exp/ember:
Design UART_Top_Module, start of the top module:
module UART_Top_Module(
input clk,                      
input rst,                      
input [7:0] data_in,            
input wr_en,rd_en,              
input [2:0] address,            
output  [7:0]data_o,            
output  serial_data_out,        
output  n_RTS,                  
output  tx_done,                
input   n_CTS                 
);
==> flow/config.mk <==
export PLATFORM = sky130hd
export DESIGN_NAME = UART_Top_Module
export DESIGN_NICKNAME = UART_Top_Module
export VERILOG_FILES = /design/flow/design.v
export SDC_FILE = /design/flow/constraint.sdc
export NUM_CORES = 4
export LEC_CHECK = 0
export CAP_MARGIN = 20
export CORE_MARGIN = 2
export CORE_UTILIZATION = 72
export PLACE_DENSITY_LB_ADDON = 0.01
export SETUP_SLACK_MARGIN = 0.62
export SLEW_MARGIN = 20
==> flow/constraint.sdc <==
create_clock -name core_clock -period 2.16 [get_ports {clk}]
set_input_delay 0.4320 -clock core_clock [delete_from_list [all_inputs] [get_ports {clk}]]
set_output_delay 0.4320 -clock core_clock [all_outputs]
set_load 0.01 [all_outputs]
run.sh (not shown) runs the stock make flow with config.mk's settings and CLKGATE_MAP_FILE=.
exp/ember: all stages done; final checks FAILED (negative setup slack).
Edits applied to the flow inputs when going from exp/ember to exp/zinc:
# exp/ember
export LEC_CHECK = 0
export CAP_MARGIN = 20
export CORE_MARGIN = 2
export CORE_UTILIZATION = 72
export PLACE_DENSITY_LB_ADDON = 0.01
export SETUP_SLACK_MARGIN = 0.62
export SLEW_MARGIN = 20
create_clock -name core_clock -period 2.16 [get_ports {clk}]
# exp/zinc
export LEC_CHECK = 0
export CAP_MARGIN = 20
export CORE_MARGIN = 2
export CORE_UTILIZATION = 72
export SLEW_MARGIN = 20
create_clock -name core_clock -period 2.18 [get_ports {clk}]
Findings:
In the tables for exp/zinc and exp/ember, relative contribution of combinational cells to total power reads higher with exp/ember. Taking exp/ember as the reference, in exp/zinc sequential cell area share now sits higher, sequential power now sits lower, power per cell area now sits lower, overall power consumption now sits lower, share of power burned in the clock network now sits lower. Placed cell count (exp/zinc over exp/ember): increase, 1.6%. Delta (exp/zinc minus exp/ember): worst setup slack after layout went up by 0.35 ns, number of DRC violations after detailed-routing iteration 0 went down by 1752. Complete run, failing final checks: exp/ember, reason negative setup slack. exp/zinc had finished all stages when the layout checks came back failing, citing negative setup slack.
Setup changes, exp/zinc to exp/nickel
# exp/zinc
export LEC_CHECK = 0
export CAP_MARGIN = 20
export CORE_MARGIN = 2
export CORE_UTILIZATION = 72
export SLEW_MARGIN = 20
create_clock -name core_clock -period 2.18 [get_ports {clk}]
# exp/nickel
export LEC_CHECK = 0
export CAP_MARGIN = 20
export CORE_MARGIN = 2
export CORE_UTILIZATION = 72
export PLACE_DENSITY = 0.35
export SETUP_SLACK_MARGIN = 0.63
export SLEW_MARGIN = 20
create_clock -name core_clock -period 2.18 [get_ports {clk}]
==> comparison <==
The layout from exp/nickel, despite a flow that completed every stage, fails the layout checks, with the failing checks listed as negative setup slack. A topmost layer with routed signal wires of met5 is what exp/nickel shows, while met4 belongs to exp/zinc. On final critical-path required period, the lower figure sits with exp/zinc, not exp/nickel. Total power: exp/nickel above exp/zinc. Min first-pass GRT wire length across exp/nickel and exp/zinc: exp/zinc. Lower number of clock buffers in the layout was reported by exp/nickel, not exp/zinc.
diff inputs: exp/nickel => exp/lagoon
# exp/nickel
export LEC_CHECK = 0
export CAP_MARGIN = 20
export CORE_MARGIN = 2
export CORE_UTILIZATION = 72
export PLACE_DENSITY = 0.35
export SETUP_SLACK_MARGIN = 0.63
export SLEW_MARGIN = 20
create_clock -name core_clock -period 2.18 [get_ports {clk}]
# exp/lagoon
export LEC_CHECK = 0
export CAP_MARGIN = 20
export CORE_MARGIN = 2
export CORE_UTILIZATION = 40
export SLEW_MARGIN = 20
create_clock -name core_clock -period 5.0 [get_ports {clk}]
## What came out
Measured against exp/nickel, the standard-cell row count of exp/lagoon comes out at 1.3 times the reference value.
Diff exp/nickel -> exp/lagoon | worst hold slack | increase of 0.052 ns
On share of total power in combinational logic: exp/lagoon sits below exp/nickel.
exp/lagoon: done, clean on timing, DRC and antenna
Measured against each other, exp/lagoon and exp/nickel differ in sequential power, the lower figure coming from exp/lagoon.
### exp/lagoon -> exp/raven
# exp/lagoon
export LEC_CHECK = 0
export CAP_MARGIN = 20
export CORE_MARGIN = 2
export CORE_UTILIZATION = 40
export SLEW_MARGIN = 20
create_clock -name core_clock -period 5.0 [get_ports {clk}]
# exp/raven
export LEC_CHECK = 0
export CAP_MARGIN = 20
export CORE_MARGIN = 2
export CORE_UTILIZATION = 70
export CTS_CLUSTER_SIZE = 17
export SLEW_MARGIN = 20
create_clock -name core_clock -period 2.35 [get_ports {clk}]
No crash in exp/raven: every stage finished, but the layout fails its final checks due to negative setup slack. Die extent in y: higher on exp/lagoon. Taking exp/lagoon as the reference, in exp/raven final standard cell area without fillers moved up; global placer's final weighted congestion level; fraction of the core area covered by cells at the end of the flow rose 36 points. On critical path depth: exp/raven sits above exp/lagoon. Switching power in exp/raven is 110% above exp/lagoon. The run showing the smaller depth of the worst register-to-register path is exp/lagoon.

========
UART_Top_Module again, from the RTL that the note above started with.
Settings: LEC_CHECK=0, CAP_MARGIN=20, CORE_MARGIN=2, CORE_UTILIZATION=72, CTS_CLUSTER_DIAMETER=379, SETUP_SLACK_MARGIN=0.35, SLEW_MARGIN=20; clock period 2.87 ns.
The starting point completed without violations.
Edit:
ABC_AREA = 1   (was not set)
CAP_MARGIN = 35   (was 20)
CTS_CLUSTER_DIAMETER = 42   (was 379)
MAX_ROUTING_LAYER = met4   (was not set)
SETUP_SLACK_MARGIN = not set   (was 0.35)
TNS_END_PERCENT = 5   (was not set)
Critical path depth came out higher by 3.
Design area drops by about 0.7%.
Hold slack loses 0.021 ns.
Routed wire length rises by about 16%.
Sequential cell count stays the same.
Worst setup slack gets worse by 0.23 ns.
Edit:
ABC_AREA = not set   (was 1)
CAP_MARGIN = 20   (was 35)
CTS_CLUSTER_DIAMETER = not set   (was 42)
MAX_ROUTING_LAYER = not set   (was met4)
TNS_END_PERCENT = not set   (was 5)
clock period = 2.16 ns   (was 2.87 ns; I/O delays follow)
The new run finished with negative setup slack left.
Global-route usage came out higher by 0.21 points.
Area after synthesis is about the same.
Final area rose by 10%.
Die area hardly moves.
Wire length came out higher by 17%.
Synthesized cell count came out lower by 30%.
Clock power climbs by 27%.
Worst setup slack loses 0.42 ns.
Edit:
CORE_UTILIZATION = 40   (was 72)
clock period = 3.57 ns   (was 2.16 ns; I/O delays follow)
The changed run finished with timing, DRC and antenna clean.
Sequential power goes down by 40%.
Utilization decreases by 44 points.
Power shrinks by 42%.
Die size went up by 78%.
Edit:
ABC_AREA = 1   (was not set)
CORE_UTILIZATION = 72   (was 40)
clock period = 3.18 ns   (was 3.57 ns; I/O delays follow)
What happened: Via count rises by 30%. Wire length rises by 9.9%. Core utilization rises by 34 points. Critical path depth rises by 5. Cell area falls by 2.8%.
Edit:
ABC_AREA = not set   (was 1)
CTS_CLUSTER_DIAMETER = 42   (was not set)
SETUP_SLACK_MARGIN = 1.07   (was not set)
clock period = 3.93 ns   (was 3.18 ns; I/O delays follow)
Effect: Register-to-register slack gets better by 0.89 ns. Routed wire length decreases by 14%. Combinational power decreases by 40%. Synthesized area barely changes. Power decreases by 20%. Final cell count decreases by 23%. Global-route usage decreases by 4.1 points. Clock skew increases by 0.0072 ns.
No activity file was given, so power comes from the tool's default toggle rates.
